## IIR
module IIR(clk, rst, Start, load, DIn, RAddr, data_done, WEN, Yn, WAddr, Finish);
For scale: ~4900 cells after synthesis, about 220 flip-flops, about 79 I/O pins, about 44000 um^2 of cells after synthesis.
make LEC_CHECK=0 CAP_MARGIN=20 CELL_PAD_IN_SITES_GLOBAL_PLACEMENT=0 CORE_ASPECT_RATIO=1.77 CORE_MARGIN=5 CORE_UTILIZATION=61 GPL_TIMING_DRIVEN=1 HOLD_SLACK_MARGIN=-0.08 MAX_ROUTING_LAYER=met4 PLACE_DENSITY=0.64 SLEW_MARGIN=20 finish   # period 21.7 ns
run.sh (not shown) runs the stock make flow with config.mk's settings and CLKGATE_MAP_FILE=.
Then changed:
==> flow/config.mk (replaced) <==
export PLATFORM = sky130hd
export DESIGN_NAME = IIR
export DESIGN_NICKNAME = IIR
export VERILOG_FILES = /design/flow/design.v
export SDC_FILE = /design/flow/constraint.sdc
export NUM_CORES = 4
export LEC_CHECK = 0
export CAP_MARGIN = 20
export CORE_MARGIN = 2
export CORE_UTILIZATION = 27
export SLEW_MARGIN = 20
==> flow/constraint.sdc (replaced) <==
create_clock -name core_clock -period 16.5 [get_ports {clk}]
set_input_delay 3.3000 -clock core_clock [delete_from_list [all_inputs] [get_ports {clk}]]
set_output_delay 3.3000 -clock core_clock [all_outputs]
set_load 0.01 [all_outputs]
Result:
- The new run produced a clean layout
- utilization goes down by 35 points
- global-route usage shrinks by 18 points
- setup slack is worse by 2.1 ns
- wire length shrinks by 2.8%
- clock skew came out higher by 0.0057 ns
- final area goes up by 6.0%

* * *

rev 12:
Starting RTL as in the previous note.
==> flow/config.mk <==
export PLATFORM = sky130hd
export DESIGN_NAME = IIR
export DESIGN_NICKNAME = IIR
export VERILOG_FILES = /design/flow/design.v
export SDC_FILE = /design/flow/constraint.sdc
export NUM_CORES = 4
export LEC_CHECK = 0
export ABC_AREA = 1
export CAP_MARGIN = 20
export CORE_MARGIN = 2
export CORE_UTILIZATION = 72
export CTS_CLUSTER_DIAMETER = 319
export CTS_CLUSTER_SIZE = 99
export PLACE_DENSITY = 0.37
export SLEW_MARGIN = 20
export TNS_END_PERCENT = 20
==> flow/constraint.sdc <==
create_clock -name core_clock -period 8.8 [get_ports {clk}]
set_input_delay 1.7600 -clock core_clock [delete_from_list [all_inputs] [get_ports {clk}]]
set_output_delay 1.7600 -clock core_clock [all_outputs]
set_load 0.01 [all_outputs]
Rev 12 terminated abnormally: clock tree synthesis reported DPL-0033.
#### Input delta (rev 13 over rev 12)
Settings: clearing PLACE_DENSITY, which used to be 0.37; clearing CTS_CLUSTER_SIZE, which used to be 99; clearing CTS_CLUSTER_DIAMETER, which used to be 319; swapping 20 for 85 in TNS_END_PERCENT; swapping 72 for 40 in CORE_UTILIZATION; swapping 8.8 for 16.0 in the clock period (ns, I/O delays scaled along).
==> results <==
- Rev 13 vs rev 12, chip width went up by 87 um.
- Rev 13 against rev 12: simple-gate share of the synthesized area comparable; cell area reported after detailed placement now smaller; area of the core now larger; number of synthesized flops with an enable pin comparable.
- Rev 13 reached the end of the flow, and the finished layout is clean on the timing, DRC and antenna checks.
- Sort rev 12 and rev 13 by last weighted congestion value of the routability-driven placer desc -> top: rev 12
- Rev 12 → rev 13: full die area increased about 80%; floorplan utilization shrank by 32 points; worst setup slack after placement increased 5.37 ns.

* * *

Setup of cedar:
Starting RTL as in the previous note.
make LEC_CHECK=0 ABC_AREA=1 CAP_MARGIN=20 CELL_PAD_IN_SITES_GLOBAL_PLACEMENT=3 CORE_ASPECT_RATIO=1.96 CORE_MARGIN=2 CORE_UTILIZATION=40 GPL_ROUTABILITY_DRIVEN=0 PLACE_DENSITY_LB_ADDON=0.2 SLEW_MARGIN=20 TNS_END_PERCENT=15 finish   # period 16.0 ns
--- input diff cedar..harbor ---
Settings: TNS_END_PERCENT: 15 -> unset; CTS_CLUSTER_SIZE: unset -> 34; GPL_ROUTABILITY_DRIVEN: 0 -> unset; CELL_PAD_IN_SITES_GLOBAL_PLACEMENT: 3 -> unset; CORE_ASPECT_RATIO: 1.96 -> unset; CORE_UTILIZATION: 40 -> 71; PLACE_DENSITY_LB_ADDON: 0.2 -> unset; ABC_AREA: 1 -> unset; the clock period (ns, I/O delays scaled along): 16.0 -> 14.2.
==> results <==
Every stage of the flow completed for cedar, and the final layout passed the timing, DRC and antenna checks.
Every stage of harbor finished as expected; the final checks, on the other hand, flagged setup timing, which means the layout fails.
The number of buffer and inverter stages on the critical path of harbor is lower than that of cedar.
Compared with cedar, in harbor number of setup buffers added after CTS +38; total negative slack -7.37 ns.
